## AXIS_FIR_v1_0
module AXIS_FIR_v1_0 # 
    (
        parameter integer C_S_AXIS_TDATA_WIDTH	= 16,
        parameter integer C_M_AXIS_TDATA_WIDTH	= 32,
        parameter integer C_M_AXIS_START_COUNT	= 32
    )
    (
        input wire [3:0] s_axis_tkeep,
        output wire [3:0] m_axis_tkeep,
        input wire  s_axis_aclk,
        input wire  s_axis_aresetn,
        output wire  s_axis_tready,
        input wire [C_S_AXIS_TDATA_WIDTH-1 : 0] s_axis_tdata,
        input wire [(C_S_AXIS_TDATA_WIDTH/8)-1 : 0] s_axis_tstrb,
        input wire  s_axis_tlast,
        input wire  s_axis_tvalid,
        input wire  m_axis_aclk,
        input wire  m_axis_aresetn,
        output wire  m_axis_tvalid,
        output wire [C_M_AXIS_TDATA_WIDTH-1 : 0] m_axis_tdata,
        output wire [(C_M_AXIS_TDATA_WIDTH/8)-1 : 0] m_axis_tstrb,
        output wire  m_axis_tlast,
        input wire  m_axis_tready
    );
Size: ~7,400 cells after synthesis, about 72 I/O pins.
make LEC_CHECK=0 CAP_MARGIN=15 CORE_MARGIN=2 CORE_UTILIZATION=72 CTS_CLUSTER_DIAMETER=28 SETUP_SLACK_MARGIN=1.64 SLEW_MARGIN=20 finish   # period 6.8 ns
run.sh (not shown) runs the stock make flow with config.mk's settings and CLKGATE_MAP_FILE=.
Change:
Settings changed: CTS_CLUSTER_DIAMETER 28 to not set, PLACE_DENSITY set to 0.64, SETUP_SLACK_MARGIN 1.64 to -0.3.
Clock period 6.8 ns to 5.35 ns, I/O delays scaled along.
- The new run completed, yet does not pass: setup timing
- first-iteration DRC count shrinks by 25%
- via count fell by 4.6%
Change:
Settings changed: MAX_ROUTING_LAYER set to met4, PLACE_DENSITY 0.64 to not set, SETUP_SLACK_MARGIN -0.3 to not set.
Clock period 5.35 ns to 5.93 ns, I/O delays scaled along.
- The changed run reached the layout checks and failed them: setup timing
- design area fell by a few percent
- setup slack gains 0.61 ns
- wire length goes down by a few percent
- utilization is lower by 2.4 points
- non-clock buffer count came out lower by 310


run 1:
AXIS_FIR_v1_0 again, from the RTL that the note above started with.
clock: 5.25 ns
lec_check: 0
cap_margin: 15
core_margin: 2
core_utilization: 72
hold_slack_margin: -0.09
place_density: 0.64
setup_slack_margin: -0.3
slew_margin: 40
Run 1 finished all stages; layout check result: FAIL, due to negative setup slack.
For run 2, these inputs were changed with respect to run 1:
==> flow/config.mk <==
export PLATFORM = sky130hd
export DESIGN_NAME = AXIS_FIR_v1_0
export DESIGN_NICKNAME = AXIS_FIR_v1_0
export VERILOG_FILES = /design/flow/design.v
export SDC_FILE = /design/flow/constraint.sdc
export NUM_CORES = 4
export LEC_CHECK = 0
export CAP_MARGIN = 0
export CORE_MARGIN = 2
export CORE_UTILIZATION = 72
export PLACE_DENSITY = 0.41
export SLEW_MARGIN = 20
==> flow/constraint.sdc <==
create_clock -name core_clock -period 5.82 [get_ports {s_axis_aclk}]
set_input_delay 1.1640 -clock core_clock [delete_from_list [all_inputs] [get_ports {s_axis_aclk}]]
set_output_delay 1.1640 -clock core_clock [all_outputs]
set_load 0.01 [all_outputs]
==> results <==
Although run 2 finished all stages, its layout failed final checks on negative setup slack.
In the reports for run 1 and run 2, the smaller share of the clock period used by the worst path belongs to run 2.
Run 2 -> run 1: number of buffers inserted by hold repair at cts delta 0, exact match
Of run 2 and run 1, it is run 2 that has the lower met1 track utilization from global routing.
For the all-layer global routing usage, run 2 came in 1.7 points lower than run 1 did.
Of run 1 and run 2, the run reporting the lower wire length of the first global-routing pass was run 2.
Diff run 2..run 1 | floorplan row count | unchanged
[compare] base=run 1 new=run 2: final wirelength shrank by 12000 microns.
The following lists how run 3 was set up differently from run 2:
-- flow/config.mk --
<<< run 2, line 7
export LEC_CHECK = 0
export CAP_MARGIN = 0
export CORE_MARGIN = 2
export CORE_UTILIZATION = 72
export PLACE_DENSITY = 0.41
export SLEW_MARGIN = 20
>>> run 3, line 7
export LEC_CHECK = 0
export CAP_MARGIN = 20
export CORE_MARGIN = 2
export CORE_UTILIZATION = 40
export SLEW_MARGIN = 20
==> flow/constraint.sdc <==
create_clock -name core_clock -period 7.24 [get_ports {s_axis_aclk}]
set_input_delay 1.4480 -clock core_clock [delete_from_list [all_inputs] [get_ports {s_axis_aclk}]]
set_output_delay 1.4480 -clock core_clock [all_outputs]
set_load 0.01 [all_outputs]
Results
- Compared run 3 vs run 2, and number of setup violations in the final report is down in run 3.
- Of run 2 and run 3, just one finished clean: run 3.


run a:
Starting RTL as in the previous note.
Settings: LEC_CHECK=0, CAP_MARGIN=20, CELL_PAD_IN_SITES_GLOBAL_PLACEMENT=1, CORE_ASPECT_RATIO=1.54, CORE_MARGIN=3, CORE_UTILIZATION=63, GPL_ROUTABILITY_DRIVEN=1, GPL_TIMING_DRIVEN=1, SLEW_MARGIN=20, TNS_END_PERCENT=65; clock period 6.23 ns.
Run a: all stages done; final checks FAILED (setup timing).
For run b, these inputs were changed with respect to run a:
# run a
export LEC_CHECK = 0
export CAP_MARGIN = 20
export CELL_PAD_IN_SITES_GLOBAL_PLACEMENT = 1
export CORE_ASPECT_RATIO = 1.54
export CORE_MARGIN = 3
export CORE_UTILIZATION = 63
export GPL_ROUTABILITY_DRIVEN = 1
export GPL_TIMING_DRIVEN = 1
export SLEW_MARGIN = 20
export TNS_END_PERCENT = 65
create_clock -name core_clock -period 6.23 [get_ports {s_axis_aclk}]
# run b
export LEC_CHECK = 0
export ABC_AREA = 1
export CAP_MARGIN = 20
export CELL_PAD_IN_SITES_GLOBAL_PLACEMENT = 1
export CORE_ASPECT_RATIO = 1.33
export CORE_MARGIN = 9
export CORE_UTILIZATION = 17
export GPL_ROUTABILITY_DRIVEN = 1
export GPL_TIMING_DRIVEN = 1
export MAX_ROUTING_LAYER = met4
export PLACE_DENSITY_LB_ADDON = 0.2
export SETUP_SLACK_MARGIN = 0.71
export SLEW_MARGIN = 20
export TNS_END_PERCENT = 65
create_clock -name core_clock -period 6.23 [get_ports {s_axis_aclk}]
Findings:
Run b ended with every stage complete and zero timing, DRC or antenna violations.
Between run b and run a, it is run b whose combinational cell area excluding buffers and inverters is higher, by 10%.
Run b: number of core rows 87% above run a
Number of standard cells in the final layout excluding fillers (run b vs. run a) increases by more than half
Diff run a -> run b: met1 routed wirelength after detailed routing went up.
[compare] base=run a new=run b: smallest setup slack after layout went up 0.89 ns, layout-stage area growth over the synthesis result +7.4 points.
Looking at area after synthesis, run b sits about 8% higher than run a does.


## v31
Starting RTL as in the previous note.
// AXIS_FIR_v1_0
module AXIS_FIR_v1_0 # 
    (
        parameter integer C_S_AXIS_TDATA_WIDTH	= 16,
        parameter integer C_M_AXIS_TDATA_WIDTH	= 32,
        parameter integer C_M_AXIS_START_COUNT	= 32
    )
    (
        input wire [3:0] s_axis_tkeep,
        output wire [3:0] m_axis_tkeep,
        input wire  s_axis_aclk,
        input wire  s_axis_aresetn,
        output wire  s_axis_tready,
        input wire [C_S_AXIS_TDATA_WIDTH-1 : 0] s_axis_tdata,
        input wire [(C_S_AXIS_TDATA_WIDTH/8)-1 : 0] s_axis_tstrb,
        input wire  s_axis_tlast,
        input wire  s_axis_tvalid,
        input wire  m_axis_aclk,
        input wire  m_axis_aresetn,
        output wire  m_axis_tvalid,
        output wire [C_M_AXIS_TDATA_WIDTH-1 : 0] m_axis_tdata,
        output wire [(C_M_AXIS_TDATA_WIDTH/8)-1 : 0] m_axis_tstrb,
        output wire  m_axis_tlast,
        input wire  m_axis_tready
    );
Settings: LEC_CHECK=0, CAP_MARGIN=20, CORE_MARGIN=2, CORE_UTILIZATION=72, PLACE_DENSITY_LB_ADDON=0.0, SETUP_SLACK_MARGIN=0.45, SLEW_MARGIN=20; clock period 5.13 ns.
[flow] v31 | stages: complete | final checks: fail | reason: negative setup slack
Input-level comparison between v28 and v31:
-- flow/config.mk --
<<< v31, line 8
export CAP_MARGIN = 20
export CORE_MARGIN = 2
export CORE_UTILIZATION = 72
export PLACE_DENSITY_LB_ADDON = 0.0
export SETUP_SLACK_MARGIN = 0.45
export SLEW_MARGIN = 20
>>> v28, line 8
export CAP_MARGIN = 20
export CORE_MARGIN = 2
export CORE_UTILIZATION = 40
export SLEW_MARGIN = 20
==> flow/constraint.sdc <==
create_clock -name core_clock -period 7.38 [get_ports {s_axis_aclk}]
set_input_delay 1.4760 -clock core_clock [delete_from_list [all_inputs] [get_ports {s_axis_aclk}]]
set_output_delay 1.4760 -clock core_clock [all_outputs]
set_load 0.01 [all_outputs]
## What came out
Per the final summary, v28 finished and its layout is clean on timing, DRC and antenna. In the flow results for v31 and v28, the cell count is smaller on v31. Final clock period utilization by the worst path in v28 is 31 points below v31. v28 does worse than v31 on peak clock frequency supported by timing. The distinct cell type count of the synthesized netlist was comparable across v31 and v28. Row worst setup margin: v28 higher / v31 lower. Summary — non-clock buffer count, v28 relative to v31: lower, by 983.
Here is what was changed in the inputs of v49 compared with v28.
-- flow/config.mk --
<<< v28, line 6
export NUM_CORES = 4
export LEC_CHECK = 0
export CAP_MARGIN = 20
export CORE_MARGIN = 2
export CORE_UTILIZATION = 40
export SLEW_MARGIN = 20
>>> v49, line 6
export NUM_CORES = 4
export LEC_CHECK = 0
export ABC_AREA = 1
export CAP_MARGIN = 20
export CORE_MARGIN = 2
export CORE_UTILIZATION = 72
export PLACE_DENSITY = 0.35
export SLEW_MARGIN = 20
==> flow/constraint.sdc <==
create_clock -name core_clock -period 4.59 [get_ports {s_axis_aclk}]
set_input_delay 0.9180 -clock core_clock [delete_from_list [all_inputs] [get_ports {s_axis_aclk}]]
set_output_delay 0.9180 -clock core_clock [all_outputs]
set_load 0.01 [all_outputs]
==> results <==
- Comparing v28 and v49, the lower share of the yosys chip area belonging to registers was measured on v49.
- Xor-xnor portion of the synthesized cell area down 1.4 points in v49 wrt v28
- Total half-perimeter wirelength after legalization and detailed placement for v49: about 33% up relative to v28
- Of v49 and v28, it is v49 that has the lower worst setup slack after placement.
- v49 did not finish; the tool stopped in global routing (5_1_grt) with error GRT-0232.
- v28: full flow OK, the timing, DRC and antenna checks passed
- Compared to v28, v49 has synthesized cell count 29% higher.
- Compared with v28, in v49 adder-cell share of the synthesized area decreased by 3.6 points relative to the old numbers; area fraction in mux cells decreased by 0.51 points relative to the old numbers.
- Diff v28 -> v49: fraction of the core area occupied by cells at floorplan rose by 32 points; die outline area has decreased.
> inputs changed (v49 -> v18)
-- flow/config.mk --
<<< v49, line 7
export LEC_CHECK = 0
export ABC_AREA = 1
export CAP_MARGIN = 20
export CORE_MARGIN = 2
export CORE_UTILIZATION = 72
export PLACE_DENSITY = 0.35
export SLEW_MARGIN = 20
>>> v18, line 7
export LEC_CHECK = 0
export ABC_AREA = 1
export CAP_MARGIN = 0
export CORE_MARGIN = 2
export CORE_UTILIZATION = 72
export PLACE_DENSITY = 0.41
export SLEW_MARGIN = 20
==> flow/constraint.sdc <==
create_clock -name core_clock -period 4.66 [get_ports {s_axis_aclk}]
set_input_delay 0.9320 -clock core_clock [delete_from_list [all_inputs] [get_ports {s_axis_aclk}]]
set_output_delay 0.9320 -clock core_clock [all_outputs]
set_load 0.01 [all_outputs]
Findings:
- v18 is listed as incomplete: the tool reported an error in global routing (5_1_grt) and the run ended there.
- On number of buffers added for setup after CTS: v18 sits below v49.
- Taking v49 as the reference, in v18 number of flops mapped to enable cells by yosys was more or less identical, worst slack at placement moved up.
## Diff of input files: v48 against v18
==> flow/config.mk <==
export PLATFORM = sky130hd
export DESIGN_NAME = AXIS_FIR_v1_0
export DESIGN_NICKNAME = AXIS_FIR_v1_0
export VERILOG_FILES = /design/flow/design.v
export SDC_FILE = /design/flow/constraint.sdc
export NUM_CORES = 4
export LEC_CHECK = 0
export CAP_MARGIN = 20
export CORE_MARGIN = 2
export CORE_UTILIZATION = 64
export SLEW_MARGIN = 20
==> flow/constraint.sdc <==
create_clock -name core_clock -period 5.96 [get_ports {s_axis_aclk}]
set_input_delay 1.1920 -clock core_clock [delete_from_list [all_inputs] [get_ports {s_axis_aclk}]]
set_output_delay 1.1920 -clock core_clock [all_outputs]
set_load 0.01 [all_outputs]
==> comparison <==
- v48 completed end to end; final checks failed (negative setup slack).
- Delta (v48 minus v18): vertical die dimension higher; initial cell density of the core has decreased; parity-gate share of the synthesized area counting xor and xnor cells moved up; placer's final routability congestion estimate lost 7.9%; synthesized instance count has decreased.
- Against v18 as the reference, v48 delivers a higher multiplexer share of the synthesized area.
- Compared with v18, post-placement cell count in v48 decreased by more than 10%.
- Higher site row count among v48 and v18: v48
#### Input delta (v4 over v48)
-- flow/config.mk --
<<< v48, line 8
export CAP_MARGIN = 20
export CORE_MARGIN = 2
export CORE_UTILIZATION = 64
export SLEW_MARGIN = 20
>>> v4, line 8
export CAP_MARGIN = 20
export CORE_MARGIN = 2
export CORE_UTILIZATION = 72
export SLEW_MARGIN = 20
==> flow/constraint.sdc <==
create_clock -name core_clock -period 5.21 [get_ports {s_axis_aclk}]
set_input_delay 1.0420 -clock core_clock [delete_from_list [all_inputs] [get_ports {s_axis_aclk}]]
set_output_delay 1.0420 -clock core_clock [all_outputs]
set_load 0.01 [all_outputs]
### Flow results
Final cell count, v4 and v48, higher one = v4. The count of clock-net buffers in the final layout number comes out higher for v48 vs v4. STATUS run=v4 STAGES=ALL_DONE FINAL_CHECKS=FAILED CAUSE=negative setup slack. The termination of the worst setup path comes out LPF_FIR_inst.acc6[30] in one run and LPF_FIR_inst.acc6[19] in the other, namely in v4 and v48 respectively. Of v4 and v48, v48 shows the lower maximum net fanout on the critical path, with v4 above it. Delta (v4 minus v48): worst setup slack fell by 1.16 ns; global router's overall resource usage increased 7.2 points. Delta (v4 minus v48): number of antenna violations at the first check in global routing now larger, fraction of registers with async set/reset held steady, proportion of final cell area spent on non-clock buffers climbed 3.6 points. Row area growth from synthesis to final layout: v4 higher / v48 lower.


Setup of alpha:
AXIS_FIR_v1_0 again, from the RTL that the note above started with.
Settings: LEC_CHECK=0, CAP_MARGIN=20, CORE_MARGIN=2, CORE_UTILIZATION=72, CTS_CLUSTER_DIAMETER=28, CTS_CLUSTER_SIZE=14, PLACE_DENSITY_LB_ADDON=0.28, SETUP_SLACK_MARGIN=1.95, SLEW_MARGIN=20; clock period 6.66 ns.
No crash in alpha: every stage finished, but the layout fails its final checks due to setup timing.
[inputs] beta vs alpha
--- a/flow/config.mk
+++ b/flow/config.mk
@@ -11,4 +11 @@
-export CTS_CLUSTER_DIAMETER = 28
-export CTS_CLUSTER_SIZE = 14
-export PLACE_DENSITY_LB_ADDON = 0.28
-export SETUP_SLACK_MARGIN = 1.95
+export PLACE_DENSITY = 0.64
==> flow/constraint.sdc <==
create_clock -name core_clock -period 5.35 [get_ports {s_axis_aclk}]
set_input_delay 1.0700 -clock core_clock [delete_from_list [all_inputs] [get_ports {s_axis_aclk}]]
set_output_delay 1.0700 -clock core_clock [all_outputs]
set_load 0.01 [all_outputs]
Results
To summarise beta: no stage aborted, but the layout did not pass its checks, failing on setup timing. Compared with alpha, in beta final critical-path setup slack lower, shortest clock period the worst path allows after layout -1240 ps.
Input-level comparison between gamma and beta:
--- a/flow/config.mk
+++ b/flow/config.mk
@@ -10,2 +10 @@
-export CORE_UTILIZATION = 72
-export PLACE_DENSITY = 0.64
+export CORE_UTILIZATION = 12
==> flow/constraint.sdc <==
create_clock -name core_clock -period 9.06 [get_ports {s_axis_aclk}]
set_input_delay 1.8120 -clock core_clock [delete_from_list [all_inputs] [get_ports {s_axis_aclk}]]
set_output_delay 1.8120 -clock core_clock [all_outputs]
set_load 0.01 [all_outputs]
==> comparison <==
Across beta and gamma, a clean result was obtained everywhere but in beta. Delta(net total in the final layout, gamma - beta) < 0. In the metrics for gamma and beta, the one carrying the higher fmax is beta.
Input changes introduced in delta (baseline for comparison: gamma):
--- a/flow/config.mk
+++ b/flow/config.mk
@@ -10 +10,3 @@
-export CORE_UTILIZATION = 12
+export CORE_UTILIZATION = 72
+export CTS_CLUSTER_SIZE = 14
+export PLACE_DENSITY_LB_ADDON = 0.28
==> flow/constraint.sdc <==
create_clock -name core_clock -period 6.66 [get_ports {s_axis_aclk}]
set_input_delay 1.3320 -clock core_clock [delete_from_list [all_inputs] [get_ports {s_axis_aclk}]]
set_output_delay 1.3320 -clock core_clock [all_outputs]
set_load 0.01 [all_outputs]
Results
Timing, DRC, antenna: 0 failures across gamma and delta. Diff gamma -> delta: final instance count without filler cells fell by 7388, total cell area at the placement stage moved down, DRC violation total after the first TritonRoute iteration saw an increase. Comparing delta against gamma, there is no change at all in total of hold buffers inserted after clock tree synthesis. In the flow results for gamma and delta, the global routing usage on met3 is smaller on gamma. Depth of the most critical reg-to-reg path up 1 in delta wrt gamma. On setup slack, delta does worse than gamma.
